==> inputs of run Z <==
==> flow/design.v <==
module AMBA_AXI_ram
#(
	parameter ID_WIDTH = 4,
	parameter ADDR_WIDTH = 8,
	parameter DATA_WIDTH = 16,
	parameter BRESP_WIDTH = 3,
	parameter WR_MEM_DELAY = 0,
	parameter RD_MEM_DELAY = 0
)
(
	clk,
	rst_n,
	s_axi_awvalid,
	s_axi_awready,
	s_axi_awid,
	s_axi_awaddr,
	s_axi_awlen,
	s_axi_awsize,
	s_axi_awburst, 							 
	s_axi_wvalid,
	s_axi_wready,
	s_axi_wdata,
	s_axi_wstrb, 
	s_axi_wlast,
	s_axi_bvalid,
	s_axi_bready,
	s_axi_bid,
	s_axi_bresp,
	s_axi_arvalid,
	s_axi_arready,
	s_axi_arid,
	s_axi_araddr,
	s_axi_arlen,
	s_axi_arsize,
	s_axi_arburst,
	s_axi_rvalid,
	s_axi_rready,
	s_axi_rid,
	s_axi_rdata,
	s_axi_rresp,
	s_axi_rlast
);
parameter STROBE_WIDTH = DATA_WIDTH/8;
parameter W_STATE_IDLE = 2'd0;
parameter W_STATE_BRUST = 2'd1;
parameter W_STATE_RESPON = 2'd2;
parameter R_STATE_IDLE = 1'd0;
parameter R_STATE_BRUST = 1'd1;
parameter MEM_ADDR_SIZE = ADDR_WIDTH - $clog2(STROBE_WIDTH);  
input 								clk, rst_n;
input 								s_axi_awvalid;
output reg 							s_axi_awready;
input [ID_WIDTH - 1 : 0] 			s_axi_awid;
input [ADDR_WIDTH - 1 : 0] 			s_axi_awaddr;
input [7:0] 						s_axi_awlen;
input [2:0] 						s_axi_awsize;
input [1:0] 						s_axi_awburst; 
input 								s_axi_wvalid;
output reg 							s_axi_wready;
input [DATA_WIDTH - 1 : 0] 			s_axi_wdata;
input [STROBE_WIDTH - 1 : 0]		s_axi_wstrb;
input 								s_axi_wlast;
output reg	 						s_axi_bvalid;
input 								s_axi_bready;
output [ID_WIDTH - 1 : 0] 			s_axi_bid;
output [BRESP_WIDTH - 1 : 0] 		s_axi_bresp;
input 								s_axi_arvalid;
output reg							s_axi_arready;
input [ID_WIDTH - 1 : 0] 			s_axi_arid;
input [ADDR_WIDTH - 1 : 0] 			s_axi_araddr;
input [7:0]							s_axi_arlen;
input [2:0]							s_axi_arsize;
input [1:0]							s_axi_arburst;
output reg							s_axi_rvalid;
input 								s_axi_rready;
output [ID_WIDTH - 1 : 0] 			s_axi_rid;
output reg [DATA_WIDTH - 1 : 0]		s_axi_rdata;
output [BRESP_WIDTH - 1 : 0]		s_axi_rresp;
output reg							s_axi_rlast;
integer i;
reg [1:0] W_state, W_next_state;  
reg R_state, R_next_state;
reg [DATA_WIDTH - 1 : 0] mem[(1 << MEM_ADDR_SIZE) - 1 : 0];  
reg [1+$clog2(WR_MEM_DELAY) : 0] wr_mem_delay_cnt;
reg [1+$clog2(RD_MEM_DELAY) : 0] rd_mem_delay_cnt;
wire wr_mem_done, rd_mem_done;
reg [ID_WIDTH - 1 : 0] 			s_axi_awid_reg;
reg [ADDR_WIDTH - 1 : 0] 		s_axi_awaddr_reg;
reg [2:0] 						s_axi_awsize_reg;
reg [1:0] 						s_axi_awburst_reg;
reg [7:0] wdata_index_cnt;
wire [MEM_ADDR_SIZE - 1 : 0] 	awaddr_mem, araddr_mem;
wire wr_data_hand_en, rd_data_hand_en;
reg [ID_WIDTH - 1 : 0] 			s_axi_arid_reg;
reg [ADDR_WIDTH - 1 : 0] 		s_axi_araddr_reg;
reg [2:0] 						s_axi_arsize_reg;
reg [1:0] 						s_axi_arburst_reg;
reg [7:0] rdata_index_cnt;
always@(*)begin
    case(W_state)
        W_STATE_IDLE:begin
			if(s_axi_awvalid && s_axi_awready)
				W_next_state = W_STATE_BRUST;
			else
				W_next_state = W_STATE_IDLE;
        end
        W_STATE_BRUST:begin
			if(wdata_index_cnt > 0 || ~wr_mem_done)
				W_next_state = W_STATE_BRUST;
			else
				W_next_state = W_STATE_RESPON;
        end
        W_STATE_RESPON:begin
            if(s_axi_bready)
				W_next_state = W_STATE_IDLE;
			else
				W_next_state = W_STATE_RESPON;
        end
		  default: W_next_state = W_STATE_IDLE;
    endcase
end
always@(posedge clk, negedge rst_n)begin
    if(~rst_n)begin
        W_state <= W_STATE_IDLE;
    end
    else begin
        W_state <= W_next_state;
    end
end
always@(posedge clk, negedge rst_n)begin
    if(~rst_n)begin
		  s_axi_awid_reg 	<= 0;
		  s_axi_awsize_reg	<= 0;
		  s_axi_awburst_reg	<= 0;
    end
    else begin
		if(W_state == W_STATE_IDLE & s_axi_awvalid & s_axi_awready)begin
			  s_axi_awid_reg 	<= s_axi_awid;
			  s_axi_awsize_reg	<= s_axi_awsize < ($clog2(STROBE_WIDTH)) ? s_axi_awsize : ($clog2(STROBE_WIDTH));
			  s_axi_awburst_reg	<= s_axi_awburst;
		end
    end
end
always@(posedge clk, negedge rst_n)begin
    if(~rst_n)begin
        wdata_index_cnt <= 0;
    end
    else begin
		if(W_state == W_STATE_IDLE && s_axi_awvalid && s_axi_awready)
			wdata_index_cnt <= s_axi_awlen;
		else if(wr_data_hand_en)
			wdata_index_cnt <= wdata_index_cnt - 1;
    end
end
always@(posedge clk, negedge rst_n)begin
    if(~rst_n)begin
        s_axi_awaddr_reg <= 0;
    end
    else begin
        if(W_state == W_STATE_IDLE && s_axi_awvalid && s_axi_awready)
			s_axi_awaddr_reg <= s_axi_awaddr;
		else if(wr_data_hand_en && wdata_index_cnt > 1 && s_axi_awburst_reg != 2'b00)
			s_axi_awaddr_reg <= s_axi_awaddr_reg + (1 << s_axi_awsize_reg);
    end
end
assign awaddr_mem = s_axi_awaddr_reg >> ($clog2(STROBE_WIDTH));
always@(posedge clk, negedge rst_n)begin
    if(~rst_n)begin
        s_axi_awready <= 0;
    end
    else begin
        if(W_state == W_STATE_IDLE)
			s_axi_awready <= 1;
		else
			s_axi_awready <= 0;
    end
end
assign wr_data_hand_en = (W_state == W_STATE_BRUST && s_axi_wready && s_axi_wvalid);
assign wr_mem_done = wr_mem_delay_cnt == WR_MEM_DELAY;
always@(posedge clk, negedge rst_n)begin
    if(~rst_n)begin
        s_axi_wready <= 0;
    end
    else begin
        if (W_state == W_STATE_IDLE && W_next_state == W_STATE_BRUST || W_state == W_STATE_BRUST && W_next_state != W_STATE_RESPON && wr_mem_done)
			s_axi_wready <= 1;
		else
			s_axi_wready <= 0;
    end
end
always@(posedge clk, negedge rst_n)begin
    if(~rst_n)begin
        wr_mem_delay_cnt <= 0;
    end
    else begin
		if(wr_mem_done)
			wr_mem_delay_cnt <= 0; 
		else if(wr_data_hand_en || W_state == W_STATE_BRUST && wr_mem_delay_cnt > 0)
        	wr_mem_delay_cnt <= wr_mem_delay_cnt + 1;
    end
end
always@(posedge clk, negedge rst_n)begin
    if(~rst_n)begin
        s_axi_bvalid <= 0;
    end
    else begin
        if (W_state != W_STATE_RESPON )
			s_axi_bvalid <= 0;
		else
			s_axi_bvalid <= 1;
    end
end
assign s_axi_bid = s_axi_awid_reg;
assign s_axi_bresp = {BRESP_WIDTH{1'b0}};
always@(*)begin
    case(R_state)
        R_STATE_IDLE:begin
			if(s_axi_arvalid && s_axi_arready)
				R_next_state = R_STATE_BRUST;
			else
				R_next_state = R_STATE_IDLE;
        end
        R_STATE_BRUST:begin
			if(rdata_index_cnt > 1 || ~rd_mem_done)
				R_next_state = R_STATE_BRUST;
			else
				R_next_state = R_STATE_IDLE;
        end
		default: R_next_state = R_STATE_IDLE;
    endcase
end
always@(posedge clk, negedge rst_n)begin
    if(~rst_n)begin
        R_state <= R_STATE_IDLE;
    end
    else begin
        R_state <= R_next_state;
    end
end
always@(posedge clk, negedge rst_n)begin
    if(~rst_n)begin
		  s_axi_arid_reg 	<= 0;
		  s_axi_arsize_reg	<= 0;
		  s_axi_arburst_reg	<= 0;
    end
    else begin
		if(R_state == R_STATE_IDLE & s_axi_arvalid & s_axi_arready)begin
			  s_axi_arid_reg 	<= s_axi_arid;
			  s_axi_arsize_reg	<= s_axi_arsize < ($clog2(STROBE_WIDTH)) ? s_axi_arsize : ($clog2(STROBE_WIDTH));
			  s_axi_arburst_reg	<= s_axi_arburst;
		end
    end
end
always@(posedge clk, negedge rst_n)begin
    if(~rst_n)begin
        rdata_index_cnt <= 0;
    end
    else begin
		if(R_state == R_STATE_IDLE && s_axi_arvalid && s_axi_arready)
			rdata_index_cnt <= s_axi_arlen;
		else if(rd_data_hand_en && rd_mem_done)
			rdata_index_cnt <= rdata_index_cnt - 1;
    end
end
always@(posedge clk, negedge rst_n)begin
    if(~rst_n)begin
        s_axi_araddr_reg <= 0;
    end
    else begin
        if(R_state == R_STATE_IDLE && s_axi_arvalid && s_axi_arready)
			s_axi_araddr_reg <= s_axi_araddr;
		else if(rd_data_hand_en && rd_mem_done && s_axi_arburst_reg != 2'b00)
			s_axi_araddr_reg <= s_axi_araddr_reg + (1 << s_axi_arsize_reg);
    end
end
assign araddr_mem = s_axi_araddr_reg >> ($clog2(STROBE_WIDTH));
always@(posedge clk, negedge rst_n)begin
    if(~rst_n)begin
        s_axi_arready <= 0;
    end
    else begin
        if(R_state == R_STATE_IDLE)
			s_axi_arready <= 1;
		else
			s_axi_arready <= 0;
    end
end
assign rd_data_hand_en = (R_state == R_STATE_BRUST && s_axi_rready);
assign rd_mem_done = rd_mem_delay_cnt == RD_MEM_DELAY;
always@(posedge clk, negedge rst_n)begin
    if(~rst_n)begin
        s_axi_rvalid <= 0;
    end
    else begin
        if (R_state == R_STATE_BRUST && rd_mem_done)
			s_axi_rvalid <= 1;
		else
			s_axi_rvalid <= 0;
    end
end
always@(posedge clk, negedge rst_n)begin
    if(~rst_n)begin
        rd_mem_delay_cnt <= 0;
    end
    else begin
		if(rd_mem_done)
			rd_mem_delay_cnt <= 0; 
		else if(rd_data_hand_en || R_state == R_STATE_BRUST && rd_mem_delay_cnt > 0)
        	rd_mem_delay_cnt <= rd_mem_delay_cnt + 1;
    end
end
assign s_axi_rid = s_axi_arid_reg;
assign s_axi_rresp = {BRESP_WIDTH{1'b0}};
always@(posedge clk, negedge rst_n)begin
    if(~rst_n)begin
        s_axi_rdata <= 0;
    end
    else begin
		if(rd_data_hand_en && rd_mem_done)
        	s_axi_rdata <= mem[araddr_mem];
    end
end
always@(posedge clk, negedge rst_n)begin
    if(~rst_n)begin
        s_axi_rlast <= 0;
    end
    else begin
		if(rdata_index_cnt == 1 && rd_mem_done)
        	s_axi_rlast <= 1;
		else
			s_axi_rlast <= 0;
    end
end
always@(posedge clk, negedge rst_n)begin
    if(~rst_n)begin
        for	(i=0; i<(1 << MEM_ADDR_SIZE);i=i+1)
			mem[i] <= 0;
    end
    else begin
        for(i=0; i<STROBE_WIDTH; i=i+1)begin
			if(wr_data_hand_en & s_axi_wstrb[i])
				mem[awaddr_mem][8*(i+1)-1 -: 8] <= s_axi_wdata[8*(i+1)-1 -: 8];
		end
    end
end
endmodule 
==> flow/run.sh <==
#!/bin/bash
# the make line also repeats each setting of config.mk as NAME=value (left out here)
make -C /OpenROAD-flow-scripts/flow DESIGN_CONFIG=/design/flow/config.mk WORK_HOME=/design/flow/orfs CLKGATE_MAP_FILE= finish
==> flow/config.mk <==
export PLATFORM = sky130hd
export DESIGN_NAME = AMBA_AXI_ram
export DESIGN_NICKNAME = AMBA_AXI_ram
export VERILOG_FILES = /design/flow/design.v
export SDC_FILE = /design/flow/constraint.sdc
export NUM_CORES = 4
export LEC_CHECK = 0
export ABC_AREA = 0
export CAP_MARGIN = 20
export CORE_MARGIN = 2
export CORE_UTILIZATION = 49
export CTS_CLUSTER_DIAMETER = 298
export GPL_ROUTABILITY_DRIVEN = 0
export GPL_TIMING_DRIVEN = 1
export PLACE_DENSITY_LB_ADDON = 0.15
export SETUP_SLACK_MARGIN = 0.69
export SLEW_MARGIN = 20
export TNS_END_PERCENT = 20
==> flow/constraint.sdc <==
create_clock -name core_clock -period 5.5 [get_ports {clk}]
set_input_delay 1.1000 -clock core_clock [delete_from_list [all_inputs] [get_ports {clk}]]
set_output_delay 1.1000 -clock core_clock [all_outputs]
set_load 0.01 [all_outputs]
==> run H (differences from run Z) <==
Settings changed: ABC_AREA 0 to unset, CORE_UTILIZATION 49 to 65, CTS_CLUSTER_DIAMETER 298 to unset, CTS_CLUSTER_SIZE set to 57, GPL_ROUTABILITY_DRIVEN 0 to unset, GPL_TIMING_DRIVEN 1 to unset, PLACE_DENSITY_LB_ADDON 0.15 to unset, SETUP_SLACK_MARGIN 0.69 to -0.35, TNS_END_PERCENT 20 to unset.
==> flow/constraint.sdc (replaced) <==
create_clock -name core_clock -period 3.72 [get_ports {clk}]
set_input_delay 0.7440 -clock core_clock [delete_from_list [all_inputs] [get_ports {clk}]]
set_output_delay 0.7440 -clock core_clock [all_outputs]
set_load 0.01 [all_outputs]
==> run A (differences from run Z) <==
Settings changed: ABC_AREA 0 to unset, CORE_UTILIZATION 49 to 57, CTS_CLUSTER_DIAMETER 298 to unset, GPL_ROUTABILITY_DRIVEN 0 to unset, GPL_TIMING_DRIVEN 1 to unset, PLACE_DENSITY_LB_ADDON 0.15 to unset, SETUP_SLACK_MARGIN 0.69 to unset, TNS_END_PERCENT 20 to unset.
==> flow/constraint.sdc (replaced) <==
create_clock -name core_clock -period 2.52 [get_ports {clk}]
set_input_delay 0.5040 -clock core_clock [delete_from_list [all_inputs] [get_ports {clk}]]
set_output_delay 0.5040 -clock core_clock [all_outputs]
set_load 0.01 [all_outputs]
==> results <==
	run H	run Z	run A
Transition time of the tightest slew-check pin	1370 ps	1360 ps	1180 ps
Hold-fix buffers, CTS	1	0	1
Pin count of the biggest net entering global routing	130	144	129
Slowest stage cell, crit path	sky130_fd_sc_hd__nor2_1	sky130_fd_sc_hd__a32oi_1	sky130_fd_sc_hd__nor4_4
Pre-Repair DR Iteration Count	13	9	14
Area of all placed cells without fillers	112000 sq um	108000 sq um	125000 sq um
Clock-cell share	6.61%	6.83%	5.88%
Number of fillers in the final layout	9082	15800	10600
Number of placed instances with taps included	9554	9705	10600
Number of global-route vias before repair	78600	71600	84200
Result of the run	complete, but fails checks	finished clean	complete, but fails checks
Reasons for failing layout checks	setup timing	-	setup timing
Clock-pin transition on the worst setup and hold timing paths	60 ps	70 ps	60 ps
Total placed instance area	104000 sq um	101000 sq um	113000 sq um
Power Density	575 nW/um^2	395 nW/um^2	807 nW/um^2
Data required time at the worst endpoint	4590 ps	6310 ps	3290 ps
No activity file was given, so power comes from the tool's default toggle rates.
